Design SuperBallPickupMasterRotaryChampionDeluxe5, start of the top module:
module SuperBallPickupMasterRotaryChampionDeluxe5(
	input LeftA,
	input LeftB,
	input RightA,
	input RightB,
	input LeftA2,
	input LeftB2,
	input RightA2,
	input RightB2,
	input wire clk,			 
	input wire reset,			 
	output wire [6:0] seg,	 
	output wire [3:0] an,	 
	output wire dp,			 
	output wire [2:0] red,	 
	output wire [2:0] green, 
	output wire [1:0] blue,	 
	output wire hsync,		 
	output wire vsync,			 
	output resetOut
	);
Settings: LEC_CHECK=0, ABC_AREA=0, CAP_MARGIN=20, CELL_PAD_IN_SITES_GLOBAL_PLACEMENT=3, CORE_ASPECT_RATIO=1.35, CORE_MARGIN=5, CORE_UTILIZATION=27, CTS_CLUSTER_SIZE=36, GPL_ROUTABILITY_DRIVEN=0, MIN_ROUTING_LAYER=met2, PLACE_DENSITY_LB_ADDON=0.12, SETUP_SLACK_MARGIN=-0.6, SLEW_MARGIN=20, TNS_END_PERCENT=90; clock period 12.7 ns.
run.sh (not shown) runs the stock make flow with config.mk's settings and CLKGATE_MAP_FILE=.
The starting point finished with timing, DRC and antenna clean.
Next try:
ABC_AREA = default   (was 0)
CELL_PAD_IN_SITES_GLOBAL_PLACEMENT = default   (was 3)
CORE_ASPECT_RATIO = default   (was 1.35)
CORE_MARGIN = 2   (was 5)
CORE_UTILIZATION = 40   (was 27)
CTS_CLUSTER_SIZE = default   (was 36)
GPL_ROUTABILITY_DRIVEN = default   (was 0)
MIN_ROUTING_LAYER = default   (was met2)
PLACE_DENSITY_LB_ADDON = default   (was 0.12)
SETUP_SLACK_MARGIN = default   (was -0.6)
TNS_END_PERCENT = default   (was 90)
clock period = 10.1 ns   (was 12.7 ns; I/O delays follow)
Result: Combinational power rises by 22%. Global-route usage falls by 3.5 points. Total power rises by 21%. Hold slack hardly moves. Sequential share of layout area rises by 0.75 points. Wire length falls by 22%. Via count falls by about 30%. First-iteration DRC count falls by 67%. Register-to-register slack degrades by 2.1 ns.
Next try:
MAX_ROUTING_LAYER = met4   (was default)
MIN_ROUTING_LAYER = met2   (was default)
PLACE_DENSITY_LB_ADDON = 0.05   (was default)
clock period = 20.0 ns   (was 10.1 ns; I/O delays follow)
Routed wire length rose by roughly a tenth.
Clock-buffer cell count climbs by 2.
Setup slack gains 7.7 ns.
Die size is unchanged.
Global-route usage went up by 13 points.
Register-to-register slack gets better by 9.1 ns.
Next try:
ABC_AREA = 1   (was default)
CORE_UTILIZATION = 70   (was 40)
MIN_ROUTING_LAYER = default   (was met2)
PLACE_DENSITY_LB_ADDON = default   (was 0.05)
SETUP_SLACK_MARGIN = 1.69   (was default)
clock period = 6.52 ns   (was 20.0 ns; I/O delays follow)
Result:
- area after synthesis went up by 8.3%
- register-to-register slack loses 12 ns
- global-route usage went up by 2.0 points
- setup slack loses 8.8 ns
- via count went down by about 11%
- total power went up to 3.1 times its value
- die size went down by about 38%
- final area went up by about 9%
- core utilization went up by 33 points
- non-clock buffer count went up by 38
Next try:
ABC_AREA = default   (was 1)
CORE_UTILIZATION = 35   (was 70)
MAX_ROUTING_LAYER = default   (was met4)
SETUP_SLACK_MARGIN = default   (was 1.69)
clock period = 10.1 ns   (was 6.52 ns; I/O delays follow)
After rerunning: Wire length decreases by 12%. Via count went down by 21%. Worst hold slack degrades by 0.014 ns. Synthesized cell count decreases by 26%. Cell count shrinks by 14%. Die size rises by 83%. Non-clock buffer count drops by 41. Setup slack gets better by 1.2 ns. Clock power went down by 34%. Combinational power fell by 44%. Design area shrinks by 7.3%.
Next try:
ABC_AREA = 1   (was default)
CORE_UTILIZATION = 70   (was 35)
SETUP_SLACK_MARGIN = 1.46   (was default)
clock period = 5.67 ns   (was 10.1 ns; I/O delays follow)
Outcome: The new run completed without violations. Hold slack is better by 0.012 ns. Power went up by 77%. Global-route usage went up by 16 points. Synthesized area went up by 8.3%. First-iteration DRC count went up by about 110%. Cell area went up by 7.4%. Register-to-register slack is worse by 3.4 ns. Clock-buffer cell count went down by 6.

## north
Starting RTL as in the previous note.
==> flow/config.mk <==
export PLATFORM = sky130hd
export DESIGN_NAME = SuperBallPickupMasterRotaryChampionDeluxe5
export DESIGN_NICKNAME = SuperBallPickupMasterRotaryChampionDeluxe5
export VERILOG_FILES = /design/flow/design.v
export SDC_FILE = /design/flow/constraint.sdc
export NUM_CORES = 4
export LEC_CHECK = 0
export CAP_MARGIN = 20
export CELL_PAD_IN_SITES_GLOBAL_PLACEMENT = 2
export CORE_ASPECT_RATIO = 0.69
export CORE_MARGIN = 2
export CORE_UTILIZATION = 40
export MAX_ROUTING_LAYER = met4
export SLEW_MARGIN = 20
==> flow/constraint.sdc <==
create_clock -name core_clock -period 20.0 [get_ports {clk}]
set_input_delay 4.0000 -clock core_clock [delete_from_list [all_inputs] [get_ports {clk}]]
set_output_delay 4.0000 -clock core_clock [all_outputs]
set_load 0.01 [all_outputs]
Setup changes, north to south
Settings: CELL_PAD_IN_SITES_GLOBAL_PLACEMENT changed from 2 to 1; ABC_AREA newly set to 1; CORE_MARGIN changed from 2 to 7.
--- outcome ---
- Part of the total power dissipated in combinational logic in south is 0.8 points higher than in north
- Average via count per standard cell: north and south compared, higher one is north
- Summary — number of clock buffer instances in the layout, south relative to north: lower, by 5.
- south against north; detailed-route wire length per cell is down by more than 10%.
- Delta(sequential share of layout area, south - north) < 0
- Max-cap violation count: north vs south identical
- Per the comparison of south with north, total design power now sits higher; die height now sits higher; area growth from synthesis to layout now sits at about the same level.
Inputs modified between south and east:
Settings: ABC_AREA removed (was 1); CORE_ASPECT_RATIO removed (was 0.69); MAX_ROUTING_LAYER removed (was met4); CELL_PAD_IN_SITES_GLOBAL_PLACEMENT removed (was 1); CORE_MARGIN changed from 7 to 2.
--- outcome ---
- Taking south as the reference, in east number of vias after detailed routing lower; insertion delay to the later sink of the worst-skew pair essentially unchanged; horizontal die dimension decreased about 22%; number of instances in the synthesized netlist saw a decrease; cell area now smaller.
- On sequential share of layout area: east sits above south.
For west, these inputs were changed with respect to east:
Settings: CORE_UTILIZATION now 57, was 40; SETUP_SLACK_MARGIN now 1.63, previously not set; ABC_AREA now 1, previously not set; the clock period (ns, I/O delays scaled along) now 6.52, was 20.0.
### Flow results
Summary — non-clock buffer count, west relative to east: higher, by 46.
east has higher number of cell rows than west.
Summary: with east as the reference, inserted tap cell count in west moved down by more than a quarter.
On area share of and-or/or-and cells after synthesis, the higher figure sits with east, not west.
Comparing east against west, there is no change at all in cell depth of the worst min-delay path.
west vs. east: total power rose by 4400 uW; area taken by flip-flops and latches did not really move.
Input changes introduced in middle (baseline for comparison: west):
Settings: CTS_CLUSTER_DIAMETER: unset -> 376; SETUP_SLACK_MARGIN: 1.63 -> 0.65; CORE_UTILIZATION: 57 -> 72; the clock period (ns, I/O delays scaled along): 6.52 -> 5.63.
Findings:
Diff west -> middle | filler-free cell count of the finished design | decrease of 161. middle vs west, logic depth of the worst path, buffers included went down by 2. Non-clock buffer count, middle and west, lower one = west. On worst hold slack, the lower figure sits with middle, not west. Count of cells along the worst register-to-register path of middle falls short of that of west by a few percent. Lower clock network power share goes to middle over west. Taking west as the reference point, the total wire length of middle rises by 670 microns. Routed metal-1 wire length ended up 9.7% lower on middle than on west. Changes observed in middle relative to west: final routed wire length divided by cell count went up 4.3%; gate count of the mapped netlist has remained practically unchanged.
Power figures rest on the tool's default switching activity, not on a simulated workload.
